v55:
## main_sync
module main_sync(clk, rst, ld_we, ld_addr, ld_data, start, a_addr, b_addr, c_addr,
		count, ready, done, result, rd_addr, rd_data);
parameter N = 32;
input clk;
input rst;
input ld_we;
input [3:0] ld_addr;
input [N-1:0] ld_data;
input start;
input [3:0] a_addr;
input [3:0] b_addr;
input [3:0] c_addr;
input [3:0] count;
output ready;
output reg done;
output [N-1:0] result;
input [3:0] rd_addr;
output [N-1:0] rd_data;
localparam IDLE = 2'd0, FIRST = 2'd1, MUL = 2'd2, WB = 2'd3;
reg [1:0] state;
reg [3:0] cnt;
reg [3:0] dst;
reg [N-1:0] reg_C;
wire [N-1:0] reg_A;
wire [N-1:0] reg_B;
wire [N-1:0] product;
wire go = (state == IDLE) && start;
reg_sync register(.in_address_1(a_addr), .in_address_2(b_addr), .in_address_3(rd_addr),
		.out_data_1(reg_A), .out_data_2(reg_B), .out_data_3(rd_data),
		.write_address_1(ld_addr), .write_address_2(dst),
		.write_data_1(ld_data), .write_data_2(reg_C),
		.write_enable_1(ld_we && (state == IDLE) && !start), .write_enable_2(state == WB),
		.read_enable_1(go), .read_enable_2(go), .read_enable_3(1'b1),
		.rst(rst), .clk(clk));
multiplier mult(.Rm(reg_A), .Rs((state == FIRST) ? reg_B : reg_C), .result(product));
assign ready = (state == IDLE);
assign result = reg_C;
always @(posedge clk) begin
	if (rst) begin
		state <= IDLE;
		cnt <= 0;
		dst <= 0;
  ...
Size in the first run: about 650 flip-flops, ~130 I/O pins, roughly 51000 sq um of cells after synthesis.
make LEC_CHECK=0 CAP_MARGIN=20 CORE_MARGIN=2 CORE_UTILIZATION=72 CTS_CLUSTER_SIZE=40 PLACE_DENSITY_LB_ADDON=0.25 SETUP_SLACK_MARGIN=1.43 SLEW_MARGIN=20 TNS_END_PERCENT=5 finish   # period 4.87 ns
run.sh (not shown) runs the stock make flow with config.mk's settings and CLKGATE_MAP_FILE=.
Status v55: flow complete, layout not clean - setup timing
Changes in v38 relative to v55:
Settings: PLACE_DENSITY_LB_ADDON: 0.25 -> 0.26; TNS_END_PERCENT: 5 -> unset; SETUP_SLACK_MARGIN: 1.43 -> 0.87; CTS_CLUSTER_SIZE: 40 -> 14; CTS_CLUSTER_DIAMETER: unset -> 82; the clock period (ns, I/O delays scaled along): 4.87 -> 7.3.
### Flow results
- Going from v55 to v38, area of all placed cells without fillers -1700 sq um, post-route core utilization decreased by 2.4 points relative to the old numbers.
- Every stage of v38 finished as expected; the final checks, on the other hand, flagged setup timing, which means the layout fails.
- Lower via count was reported by v38, not v55.
- Higher share of power burned in the clock network was reported by v55, not v38.
Here is what was changed in the inputs of v44 compared with v38.
Settings: a change of SETUP_SLACK_MARGIN from 0.87 to -0.27; a deleted PLACE_DENSITY_LB_ADDON that had been 0.26; a change of CTS_CLUSTER_DIAMETER from 82 to 271; a change of CORE_UTILIZATION from 72 to 40; a deleted CTS_CLUSTER_SIZE that had been 14; a change of the clock period (ns, I/O delays scaled along) from 7.3 to 10.0.
Findings:
v44 went all the way through the flow, and no timing, DRC or antenna check failed.
Measured against v38, the tap cell instance count of v44 comes out at 1.8 times the reference value.
On v44: clock tree buffer count of the final layout is about 1.1% lower than what v38 gave.
Re H-tree depth: v38 and v44 aren't equal, and the lower value belongs to v38.
Reported for v38 and v44, area of the synthesized netlist per yosys stat turned out identical to the last digit.
v44: chip area is about 80% higher than what v38 reported.
Buffer share of cell area in v44 vs v38: down 2.9 points
Sort v38 and v44 by sequential power, descending, and v38 comes first.
Lower maximum frequency goes to v44 over v38.
v38 has a lower cell count than v44.
Diff v38 -> v44: total power has decreased; non-clock buffer count now smaller.
--- input diff v44..v27 ---
Settings: SETUP_SLACK_MARGIN changed from -0.27 to 1.87; CTS_CLUSTER_DIAMETER removed (was 271); CORE_UTILIZATION changed from 40 to 66; the clock period (ns, I/O delays scaled along) changed from 10.0 to 7.33.
[summary]
- v27 completed end to end; final checks failed (setup timing).
- The higher share of the final layout cell area in sequential cells of v27 and v44 is in v44.
- v27 vs v44 — clock period minus final worst setup slack dropped 860 ps.
- Overall power of the completed layout: v27 vs v44 up 38%
- Cmp v27 and v44 / combinational fraction of design power / lower: v44
- v27 vs. v44: total number of cells along the worst setup path climbed 1, clock skew climbed 18 ps.
- From v44 to v27 the numbers moved as follows: post-layout period usage of the worst path moved up, wire length after detailed routing climbed 2500 microns.
### v27 -> v14
Settings: clearing SETUP_SLACK_MARGIN, which used to be 1.87; swapping 66 for 27 in CORE_UTILIZATION; swapping 7.33 for 12.8 in the clock period (ns, I/O delays scaled along).
## What came out
The final layout from v14, which completed every stage, passed the timing, DRC and antenna checks at the end of the flow. STATUS setup slack: v14 wins against v27. v14 can be clocked slower than v27. Wire length reported by the detailed router: v14 better than v27. Taking v27 as the reference, in v14 total die size moved up, count of clock tree sinks essentially unchanged. The higher clock share of power of v27 and v14 is in v14.
What v49 does differently from v14 at the input level:
Settings: CORE_UTILIZATION: 27 -> 72; PLACE_DENSITY_LB_ADDON: unset -> 0.26; CTS_CLUSTER_SIZE: unset -> 35; the clock period (ns, I/O delays scaled along): 12.8 -> 4.92.
==> comparison <==
Comparing v49 and v14, the one run not ending clean was v49.
On total length of routed wires, v49 does worse than v14.
In the tables for v49 and v14, worst slack at placement reads higher with v14.
Timing-limited maximum frequency delta for v49 relative to v14: 17% higher
Going from v14 to v49, internal power component grows by about 160%.
| initial antenna violation count | v49 vs v14 | 6 higher |
Hold slack: v49 > v14
Power is estimated from default activity; no workload was simulated.
